## onyx
Design cordic_sin_cos, start of the top module:
module cordic_sin_cos
(
    input clk,
    input reset_n,
    input i_call,
    input [31:0] i_data,
    output o_done,
    output [31:0] o_cos,
    output [31:0] o_sin
);
export LEC_CHECK = 0
export CAP_MARGIN = 20
export CORE_MARGIN = 10
export CORE_UTILIZATION = 40
export GPL_TIMING_DRIVEN = 0
export SLEW_MARGIN = 35
create_clock -name core_clock -period 30.0 [get_ports {clk}]
run.sh (not shown) runs the stock make flow with config.mk's settings and CLKGATE_MAP_FILE=.
Edits applied to the flow inputs when going from onyx to willow:
diff --git a/flow/config.mk b/flow/config.mk
--- a/flow/config.mk
+++ b/flow/config.mk
@@ -7,6 +7,6 @@
 export LEC_CHECK = 0
 export CAP_MARGIN = 20
-export CORE_MARGIN = 10
-export CORE_UTILIZATION = 40
-export GPL_TIMING_DRIVEN = 0
-export SLEW_MARGIN = 35
+export CORE_MARGIN = 2
+export CORE_UTILIZATION = 65
+export MAX_ROUTING_LAYER = met4
+export SLEW_MARGIN = 20
==> flow/constraint.sdc <==
create_clock -name core_clock -period 23.3 [get_ports {clk}]
set_input_delay 4.6600 -clock core_clock [delete_from_list [all_inputs] [get_ports {clk}]]
set_output_delay 4.6600 -clock core_clock [all_outputs]
set_load 0.01 [all_outputs]
[summary]
willow failed in global routing with ODB-0269. Between onyx and willow, the buffers inserted during post-CTS setup optimization is higher for willow. Comparing willow with onyx, the area fraction in mux cells came out essentially unchanged. As far as async set or reset register ratio after synthesis goes, willow and onyx are indistinguishable; the numbers are identical. Post-placement worst setup slack: willow vs onyx down 190 ps. Relative to onyx, vertical die dimension has gone down in willow. Relative to onyx, the die size of willow is lower by 37,000 sq um. From onyx to willow, post-synthesis chip area from yosys did not move at all. Between onyx and willow, detailed placer's ending HPWL is lower for willow, onyx comes in above that. Diff onyx..willow | post-synthesis sequential area ratio | unchanged.

== the previous run ==
Starting RTL as in the previous note.
## cordic_sin_cos
module cordic_sin_cos
(
    input clk,
    input reset_n,
    input i_call,
    input [31:0] i_data,
    output o_done,
    output [31:0] o_cos,
    output [31:0] o_sin
);
cordic_sin_cos_core u_sin_cos (
    .clk     ( clk ),
    .reset_n ( reset_n ),
    .i_call  ( i_call ),
    .i_data  ( i_data ),
    .o_done  ( o_done ),
    .o_cos   ( o_cos ),
    .o_sin   ( o_sin )
);
endmodule
clock: 12.8 ns
lec_check: 0
abc_area: 1
cap_margin: 20
core_margin: 2
core_utilization: 72
cts_cluster_diameter: 369
cts_cluster_size: 95
place_density: 0.38
setup_slack_margin: 3.12
slew_margin: 20
What ended the previous run was a tool error in 5_1_grt; the run never finished.
Changes in the current run relative to the previous run:
diff --git a/flow/config.mk b/flow/config.mk
--- a/flow/config.mk
+++ b/flow/config.mk
@@ -8 +7,0 @@
-export ABC_AREA = 1
@@ -11,5 +10 @@
-export CORE_UTILIZATION = 72
-export CTS_CLUSTER_DIAMETER = 369
-export CTS_CLUSTER_SIZE = 95
-export PLACE_DENSITY = 0.38
-export SETUP_SLACK_MARGIN = 3.12
+export CORE_UTILIZATION = 22
==> flow/constraint.sdc <==
create_clock -name core_clock -period 37.0 [get_ports {clk}]
set_input_delay 7.4000 -clock core_clock [delete_from_list [all_inputs] [get_ports {clk}]]
set_output_delay 7.4000 -clock core_clock [all_outputs]
set_load 0.01 [all_outputs]
==> results <==
Between the current run and the previous run, it is the current run whose yosys stat chip area is lower, by 0.84%.
Synthesized cell count was higher in the previous run than in the current run.
STATUS area of the mapped netlist: the current run wins against the previous run
Routability-driven placement congestion ratio in the current run is about 11% below the previous run.
The current run closes out successfully: all stages finished, all timing, DRC and antenna checks passed.
Taking the previous run as the reference, in the current run xor and xnor fraction of the mapped netlist area saw an increase, net count after synthesis dropped 13%, final HPWL from detailed placement shows a reduction of 1.5 mm.

cordic_sin_cos again, from the RTL that the note above started with.
Settings: LEC_CHECK=0, ABC_AREA=1, CAP_MARGIN=20, CELL_PAD_IN_SITES_DETAIL_PLACEMENT=0, CORE_MARGIN=2, CORE_UTILIZATION=58, CTS_CLUSTER_SIZE=88, GPL_TIMING_DRIVEN=1, HOLD_SLACK_MARGIN=0.03, PLACE_DENSITY_LB_ADDON=0.11, SETUP_SLACK_MARGIN=-1.25, SLEW_MARGIN=20; clock period 17.5 ns.
The starting point ran to the end with violations: setup timing.
Edit:
- CORE_UTILIZATION: 58 -> 72
- CTS_CLUSTER_SIZE: 88 -> 14
- HOLD_SLACK_MARGIN: 0.03 -> 0.3
- SETUP_SLACK_MARGIN: -1.25 -> 0.45
- clock period: 17.5 -> 15.8 ns (I/O delays scaled with it)
=> With this change the flow never finished: it broke off in global routing, error GRT-0116; synthesized cell count is unchanged; die area goes down by 19%; area after synthesis stays the same.
Edit:
- ABC_AREA: 1 -> 0
- CORE_UTILIZATION: 72 -> 51
- HOLD_SLACK_MARGIN: 0.3 -> 0.03
- SETUP_SLACK_MARGIN: 0.45 -> 0.98
- clock period: 15.8 -> 26.4 ns (I/O delays scaled with it)
Result:
- Now the flow went through all stages and came out clean
- die size increases by 39%
- synthesized cell count shrinks by 14%
- area after synthesis came out lower by 0.84%
Edit:
- ABC_AREA: 0 -> 1
- CORE_UTILIZATION: 51 -> 70
- PLACE_DENSITY_LB_ADDON: 0.11 -> unset
- SETUP_SLACK_MARGIN: 0.98 -> 0.83
- clock period: 26.4 -> 15.8 ns (I/O delays scaled with it)
With this change the flow failed in global routing; synthesized cell count went up by 16%; die area went down by 26%; area after synthesis went up by 0.84%.
Edit:
- ABC_AREA: 1 -> unset
- CELL_PAD_IN_SITES_DETAIL_PLACEMENT: 0 -> unset
- CORE_UTILIZATION: 70 -> 40
- CTS_CLUSTER_SIZE: 14 -> unset
- GPL_TIMING_DRIVEN: 1 -> unset
- HOLD_SLACK_MARGIN: 0.03 -> unset
- SETUP_SLACK_MARGIN: 0.83 -> unset
- clock period: 15.8 -> 30.0 ns (I/O delays scaled with it)
What happened: This time the run finished with timing, DRC and antenna clean. Area after synthesis drops by about 0.8%. Die area climbs by about 70%. Synthesized cell count went down by 14%.
Edit:
- CAP_MARGIN: 20 -> 0
- CORE_ASPECT_RATIO: unset -> 0.5
- CORE_UTILIZATION: 40 -> 72
- SETUP_SLACK_MARGIN: unset -> -2.0
Now the flow ran to the end with violations: setup timing.
Routed wire length increases by a few percent.
Cell area decreases by a few percent.
First-iteration DRC count increases by well over a third.
Non-clock buffer count decreases by 22.
Area after synthesis stays the same.
Core utilization increases by 33 points.
Sequential cell count stays the same.
Cell count decreases by a little under a tenth.

Starting RTL as in the previous note.
==> flow/config.mk <==
export PLATFORM = sky130hd
export DESIGN_NAME = cordic_sin_cos
export DESIGN_NICKNAME = cordic_sin_cos
export VERILOG_FILES = /design/flow/design.v
export SDC_FILE = /design/flow/constraint.sdc
export NUM_CORES = 4
export LEC_CHECK = 0
export ABC_AREA = 1
export CAP_MARGIN = 20
export CELL_PAD_IN_SITES_DETAIL_PLACEMENT = 0
export CORE_MARGIN = 2
export CORE_UTILIZATION = 51
export CTS_CLUSTER_DIAMETER = 206
export CTS_CLUSTER_SIZE = 14
export GPL_TIMING_DRIVEN = 1
export HOLD_SLACK_MARGIN = 0.03
export PLACE_DENSITY_LB_ADDON = 0.11
export SETUP_SLACK_MARGIN = -1.78
export SLEW_MARGIN = 20
==> flow/constraint.sdc <==
create_clock -name core_clock -period 26.4 [get_ports {clk}]
set_input_delay 5.2800 -clock core_clock [delete_from_list [all_inputs] [get_ports {clk}]]
set_output_delay 5.2800 -clock core_clock [all_outputs]
set_load 0.01 [all_outputs]
The starting point passed the timing, design-rule and antenna checks.
Edit:
- ABC_AREA: 1 -> 0
- CAP_MARGIN: 20 -> 35
- CORE_UTILIZATION: 51 -> 45
- CTS_CLUSTER_DIAMETER: 206 -> 170
- SETUP_SLACK_MARGIN: -1.78 -> -1.77
After rerunning: This time the run finished but fails on negative setup slack; worst setup slack is worse by 2500 ps; count of clock-buffer cells in the layout does not change; clock skew came out lower by 9.4 ps; hold slack improved by 44 ps; global-route usage came out lower by 1.2 points; non-clock buffer count grows by 256; final area went up by about 7%.
Edit:
- ABC_AREA: 0 -> unset
- CAP_MARGIN: 35 -> 20
- CELL_PAD_IN_SITES_DETAIL_PLACEMENT: 0 -> unset
- CORE_UTILIZATION: 45 -> 36
- CTS_CLUSTER_DIAMETER: 170 -> unset
- CTS_CLUSTER_SIZE: 14 -> unset
- GPL_TIMING_DRIVEN: 1 -> unset
- HOLD_SLACK_MARGIN: 0.03 -> unset
- PLACE_DENSITY_LB_ADDON: 0.11 -> unset
- SETUP_SLACK_MARGIN: -1.77 -> unset
- clock period: 26.4 -> 32.6 ns (I/O delays scaled with it)
The new run finished with timing, DRC and antenna clean.
Register-to-register slack gains 6000 ps.
Routed wire length shrinks by 3.2%.
Utilization shrinks by 12 points.
Non-clock buffer count shrinks by 230.

Starting RTL as in the previous note.
// cordic_sin_cos
module cordic_sin_cos
(
    input clk,
    input reset_n,
    input i_call,
    input [31:0] i_data,
    output o_done,
    output [31:0] o_cos,
    output [31:0] o_sin
);
Settings: LEC_CHECK=0, ABC_AREA=1, CAP_MARGIN=40, CORE_ASPECT_RATIO=1.42, CORE_MARGIN=2, CORE_UTILIZATION=72, CTS_CLUSTER_SIZE=98, PLACE_DENSITY=0.43, SLEW_MARGIN=20, TNS_END_PERCENT=10; clock period 16.2 ns.
The starting point completed, yet does not pass: max-capacitance violations, max-slew violations, negative setup slack.
Edit:
- CAP_MARGIN: 40 -> 20
- CORE_ASPECT_RATIO: 1.42 -> default
- CORE_UTILIZATION: 72 -> 58
- CTS_CLUSTER_DIAMETER: default -> 381
- CTS_CLUSTER_SIZE: 98 -> default
- PLACE_DENSITY: 0.43 -> default
- TNS_END_PERCENT: 10 -> 5
Outcome: This time the run completed and failed the layout checks on negative setup slack. Cell area drops by 2.8%. Global-route usage drops by 16 points. Non-clock buffer count drops by 55.
Edit:
- ABC_AREA: 1 -> default
- CORE_UTILIZATION: 58 -> 40
- CTS_CLUSTER_DIAMETER: 381 -> default
- TNS_END_PERCENT: 5 -> default
- clock period: 16.2 -> 29.1 ns (I/O delays scaled with it)
Result: Now the flow went through all stages and came out clean; setup slack gets better by 4.8 ns; non-clock buffer count went down by 279; global-route usage came out lower by 11 points; wire length went up by a few percent; design area fell by a few percent; utilization came out lower by 23 points; register-to-register slack improved by 12 ns.
Edit:
- CORE_UTILIZATION: 40 -> 65
- CTS_CLUSTER_DIAMETER: default -> 377
- MAX_ROUTING_LAYER: default -> met4
- clock period: 29.1 -> 23.3 ns (I/O delays scaled with it)
This time the run died in global routing.
Die size goes down by 38%.
Synthesized area does not change.
Synthesized cell count stays the same.
Edit:
- CORE_UTILIZATION: 65 -> 59
- CTS_CLUSTER_DIAMETER: 377 -> 368
- CTS_CLUSTER_SIZE: default -> 98
- MAX_ROUTING_LAYER: met4 -> default
- SETUP_SLACK_MARGIN: default -> -0.62
- clock period: 23.3 -> 16.5 ns (I/O delays scaled with it)
Effect: Now the flow completed, yet does not pass: negative setup slack; synthesized area is unchanged; die size rises by roughly a tenth; synthesized cell count is unchanged.

== run 1 ==
cordic_sin_cos again, from the RTL that the note above started with.
make LEC_CHECK=0 ABC_AREA=1 CAP_MARGIN=20 CORE_MARGIN=2 CORE_UTILIZATION=72 CTS_CLUSTER_DIAMETER=369 CTS_CLUSTER_SIZE=95 PLACE_DENSITY=0.38 SETUP_SLACK_MARGIN=3.12 SLEW_MARGIN=20 TNS_END_PERCENT=10 finish   # period 12.8 ns
The log for run 1 ends in global routing (5_1_grt) with error GRT-0232, so the run never completed.
--- input diff run 1..run 2 ---
# run 1
export LEC_CHECK = 0
export ABC_AREA = 1
export CAP_MARGIN = 20
export CORE_MARGIN = 2
export CORE_UTILIZATION = 72
export CTS_CLUSTER_DIAMETER = 369
export CTS_CLUSTER_SIZE = 95
export PLACE_DENSITY = 0.38
export SETUP_SLACK_MARGIN = 3.12
export SLEW_MARGIN = 20
export TNS_END_PERCENT = 10
create_clock -name core_clock -period 12.8 [get_ports {clk}]
# run 2
export LEC_CHECK = 0
export ABC_AREA = 1
export CAP_MARGIN = 0
export CORE_MARGIN = 2
export CORE_UTILIZATION = 72
export CTS_CLUSTER_SIZE = 11
export PLACE_DENSITY = 0.43
export SLEW_MARGIN = 20
export TNS_END_PERCENT = 10
create_clock -name core_clock -period 16.2 [get_ports {clk}]
### Flow results
- Run 2 had finished all stages when the layout checks came back failing, citing negative setup slack.
- When run 2 is set beside run 1, its quantity of gates resized following cts turns out to be about 30% smaller.
- In run 2, the weighted congestion reported at the end of routability-driven placement came out about 0.6% below the value in run 1.
- Reported for run 1 and run 2, total nets after synthesis turned out identical to the last digit.
- Sequential fraction of the synthesis area: run 1 vs run 2 identical
- Placed wire-length estimate after detailed placement ended up 1.4% lower on run 2 than on run 1.
- Status: die span in y parity (run 1, run 2)
- Against run 1, run 2 reports a placement-stage worst setup slack that is higher.
[inputs] run 3 vs run 2
# run 2
export LEC_CHECK = 0
export ABC_AREA = 1
export CAP_MARGIN = 0
export CORE_MARGIN = 2
export CORE_UTILIZATION = 72
export CTS_CLUSTER_SIZE = 11
export PLACE_DENSITY = 0.43
export SLEW_MARGIN = 20
export TNS_END_PERCENT = 10
create_clock -name core_clock -period 16.2 [get_ports {clk}]
# run 3
export LEC_CHECK = 0
export ABC_AREA = 1
export CAP_MARGIN = 20
export CORE_ASPECT_RATIO = 1.44
export CORE_MARGIN = 2
export CORE_UTILIZATION = 72
export CTS_CLUSTER_DIAMETER = 369
export CTS_CLUSTER_SIZE = 95
export PLACE_DENSITY = 0.38
export SLEW_MARGIN = 20
create_clock -name core_clock -period 12.8 [get_ports {clk}]
Results
For run 3, the flow was terminated by a tool error in global routing (5_1_grt) and produced no final design. | die size | run 3 vs run 2 | ≈ equal |. Of run 3 and run 2, it is run 3 that has the higher cell area after placement. Compare run 3 and run 2 | initial standard-cell utilization of the core higher: run 2. When run 3 is set beside run 2, its count of instances resized after the clock tree is built turns out to be 220% larger. Max number of placed instances with taps included across run 3 and run 2: run 2. Diff run 2..run 3 | synthesized cell count | unchanged. Row count went up by more than 10% going from run 2 to run 3. Between run 3 and run 2, it is run 3 whose number of post-CTS setup repair buffers is higher, by 300%. Re distinct cell type count after synthesis: no difference whatsoever between run 3 and run 2.
> inputs changed (run 3 -> run 4)
# run 3
export LEC_CHECK = 0
export ABC_AREA = 1
export CAP_MARGIN = 20
export CORE_ASPECT_RATIO = 1.44
export CORE_MARGIN = 2
export CORE_UTILIZATION = 72
export CTS_CLUSTER_DIAMETER = 369
export CTS_CLUSTER_SIZE = 95
export PLACE_DENSITY = 0.38
export SLEW_MARGIN = 20
create_clock -name core_clock -period 12.8 [get_ports {clk}]
# run 4
export LEC_CHECK = 0
export ABC_AREA = 1
export CAP_MARGIN = 20
export CORE_MARGIN = 2
export CORE_UTILIZATION = 71
export CTS_CLUSTER_DIAMETER = 369
export CTS_CLUSTER_SIZE = 95
export PLACE_DENSITY = 0.38
export SLEW_MARGIN = 20
create_clock -name core_clock -period 12.8 [get_ports {clk}]
==> comparison <==
- The number of gates given a new drive strength after cts of run 4 is lower than that of run 3.
- In terms of instance area at placement, run 3 and run 4 differ only marginally.
- Share of the synthesized netlist area taken by xor and xnor gates across run 3 and run 4: no real change.
- On number of instances in the placed design: run 4 sits above run 3.
- Looking at total core area across run 3 and run 4, the one that comes out higher is run 4.
- Comparing run 3 and run 4, the lower placed wire-length estimate is on run 4.
- Run 3 → run 4: post-synthesis cell area about even; I/O pin count about even.
- Chip area: run 4 worse than run 3
- Diff run 3 and run 4: die outline width lower in run 3
- In the summary table, run 4 is marked failed, with error GRT-0232 raised in global routing (5_1_grt).
- Comparing number of rows created at floorplan for run 3 and run 4, the smaller number came from run 4.
